Setup of P:
// division
module division(input clk, input rst, input start, input [31:0] dividendo, divisor,
                output [31:0] cociente, residuo, output done);
Size: about 770 cells after synthesis, about 130 flip-flops, ~130 I/O pins, roughly 7100 sq um of cells after synthesis.
make LEC_CHECK=0 ABC_AREA=1 CAP_MARGIN=30 CORE_MARGIN=2 CORE_UTILIZATION=70 CTS_CLUSTER_DIAMETER=233 CTS_CLUSTER_SIZE=72 GPL_ROUTABILITY_DRIVEN=0 PLACE_DENSITY=0.78 SLEW_MARGIN=20 finish   # period 2.46 ns
run.sh (not shown) runs the stock make flow with config.mk's settings and CLKGATE_MAP_FILE=.
## Diff of input files: Q against P
-- flow/config.mk --
<<< P, line 8
export ABC_AREA = 1
export CAP_MARGIN = 30
>>> Q, line 8
export CAP_MARGIN = 20
<<< P, line 11
export CORE_UTILIZATION = 70
export CTS_CLUSTER_DIAMETER = 233
export CTS_CLUSTER_SIZE = 72
export GPL_ROUTABILITY_DRIVEN = 0
export PLACE_DENSITY = 0.78
>>> Q, line 10
export CORE_UTILIZATION = 72
export CTS_CLUSTER_SIZE = 39
export SETUP_SLACK_MARGIN = -0.05
- Area of the core of Q falls short of that of P by more than 10%.
- Although Q finished all stages, its layout failed final checks on negative setup slack.
- Diff Q..P | portion of total power attributed to combinational logic | negligible
- Against P as the reference, Q delivers a lower register-to-register slack.
Inputs modified between Q and R:
-- flow/config.mk --
<<< Q, line 10
export CORE_UTILIZATION = 72
export CTS_CLUSTER_SIZE = 39
export SETUP_SLACK_MARGIN = -0.05
>>> R, line 10
export CORE_UTILIZATION = 66
export SETUP_SLACK_MARGIN = -0.19
[summary]
- R finished all stages; layout check result: FAIL, due to negative setup slack.
- R against Q: depth of the most critical reg-to-reg path increased by 1 relative to the old numbers; highest ir drop seen on vdd shrank by 0.00019 V.
- R reports its top contributor to total power as registers while Q reports the clock network.
- Max fmax across Q and R: R
Relative to R, the following input files were edited for S:
-- flow/config.mk --
<<< R, line 10
export CORE_UTILIZATION = 66
>>> S, line 10
export CORE_UTILIZATION = 72
export CTS_CLUSTER_DIAMETER = 357
export PLACE_DENSITY = 0.37
- STATUS run=S STAGES=ALL_DONE FINAL_CHECKS=FAILED CAUSE=negative setup slack
- In terms of sequential power, R and S differ only marginally.
- Relative to R, the via count measured on S has increased by more than 10%.
- S ended up with shift_register[23] as its first element of the critical path; R ended up with shift_register[16].
- S vs R: net switching power up in S
- R → S: overall global routing resource usage higher, switching share of power climbed 1.7 points.
- Of S and R, it is S that has the higher post-cts repair resize count.
- Against R, S comes in 15 points lower on relative slew slack.
- S vs R: global-route wire length before repair up in S
- A slowest stage cell on the critical path of sky130_fd_sc_hd__fa_2 is what R shows, while sky130_fd_sc_hd__edfxtp_1 belongs to S.
- Overall routed net length: S vs R up about 50%
- Measured against each other, R and S differ in fraction of met2 tracks used by global routing, the lower figure coming from R.
- S: growth of design area from synthesis to finish is 0.74 points lower than what R reported.
Here is what was changed in the inputs of T compared with S.
-- flow/config.mk --
<<< S, line 8
>>> T, line 8
export ABC_AREA = 1
<<< S, line 10
export CORE_UTILIZATION = 72
export CTS_CLUSTER_DIAMETER = 357
export PLACE_DENSITY = 0.37
export SETUP_SLACK_MARGIN = -0.19
>>> T, line 11
export CORE_UTILIZATION = 68
export PLACE_DENSITY = 0.6
export SETUP_SLACK_MARGIN = 0.13
[summary]
T reached the final stage; the timing, design-rule and antenna checks on its layout passed. The higher met1 track demand over resource in global routing came out of S. Utilization after layout is lower on T. Against S, T comes in 0.48 ns higher on setup slack. T ended up with registers as its group drawing the most power; S ended up with the clock network. Looking at worst slack at placement, T sits 0.25 ns higher than S does. Against S, T reports a final cell area excluding filler cells that is higher.

---

== run A ==
division again, from the RTL that the note above started with.
Settings: LEC_CHECK=0, ABC_AREA=1, CAP_MARGIN=30, CORE_MARGIN=2, CORE_UTILIZATION=70, CTS_CLUSTER_DIAMETER=233, CTS_CLUSTER_SIZE=72, GPL_ROUTABILITY_DRIVEN=0, PLACE_DENSITY_LB_ADDON=0.1, SLEW_MARGIN=20; clock period 2.46 ns.
Run A ended with every stage complete and zero timing, DRC or antenna violations.
[inputs] run B vs run A
--- a/flow/config.mk
+++ b/flow/config.mk
@@ -7,10 +7,9 @@
 export LEC_CHECK = 0
 export ABC_AREA = 1
-export CAP_MARGIN = 30
+export CAP_MARGIN = 20
 export CORE_MARGIN = 2
-export CORE_UTILIZATION = 70
-export CTS_CLUSTER_DIAMETER = 233
+export CORE_UTILIZATION = 72
 export CTS_CLUSTER_SIZE = 72
-export GPL_ROUTABILITY_DRIVEN = 0
-export PLACE_DENSITY_LB_ADDON = 0.1
+export PLACE_DENSITY = 0.95
+export SETUP_SLACK_MARGIN = 0.48
 export SLEW_MARGIN = 20
==> results <==
On count of placed standard cells including taps, run A tracks run B almost exactly.
Relative to run A, the total die size measured on run B has decreased by a few percent.
Run A → run B: initial core utilization up 1.0 points, floorplan die width down 1.4 um.
Number of setup buffers added after CTS sits higher in run B than in run A.
When run B is measured against run A, its area of the placeable core turns out about 1.4% lower.
Worst slack at placement (lower): run B
Comparing the two runs side by side, run B comes out behind run A on half-perimeter wire length of the detailed placement result.
Re CTS buffer count: no difference whatsoever between run B and run A.
Of run A and run B, only run A finishes the flow clean.
Setup changes, run B to run C
--- a/flow/config.mk
+++ b/flow/config.mk
@@ -10,6 +10,7 @@
 export CORE_MARGIN = 2
 export CORE_UTILIZATION = 72
-export CTS_CLUSTER_SIZE = 72
-export PLACE_DENSITY = 0.95
-export SETUP_SLACK_MARGIN = 0.48
+export CTS_CLUSTER_DIAMETER = 193
+export CTS_CLUSTER_SIZE = 10
+export PLACE_DENSITY = 0.6
+export SETUP_SLACK_MARGIN = -0.22
 export SLEW_MARGIN = 20
Notes after the runs:
- Run C vs. run B: total placed cells including tap cells flat; register area share after synthesis barely changed; number of buffers inserted to repair setup after CTS shrank by 29; worst setup slack before clock tree synthesis increased 0.048 ns.
- Run C against run B: yosys-reported design area after synthesis roughly the same; number of I/O port buffers roughly the same; total half-perimeter wirelength after legalization and detailed placement lower.
- Comparing run C against run B, there is no change at all in area after synthesis.
- Run C against run B: post-CTS resize count decreased 47; routability congestion estimate from global placement decreased about 4.7%.
- Run C reached the final stage; the timing, design-rule and antenna checks on its layout passed.
diff inputs: run C => run D
--- a/flow/config.mk
+++ b/flow/config.mk
@@ -11,6 +11,6 @@
 export CORE_UTILIZATION = 72
 export CTS_CLUSTER_DIAMETER = 193
-export CTS_CLUSTER_SIZE = 10
+export CTS_CLUSTER_SIZE = 95
 export PLACE_DENSITY = 0.6
-export SETUP_SLACK_MARGIN = -0.22
+export SETUP_SLACK_MARGIN = 0.13
 export SLEW_MARGIN = 20
==> results <==
In the tables for run C and run D, maximum number of pins on one net before global-route repair reads lower with run C.
Compared to run C, run D has switching power as a share of total power 1.1 points higher.
Delta(clock power share, run D - run C) < 0
Total power of run D is lower than that of run C.
Power and IR drop assume default switching activity.
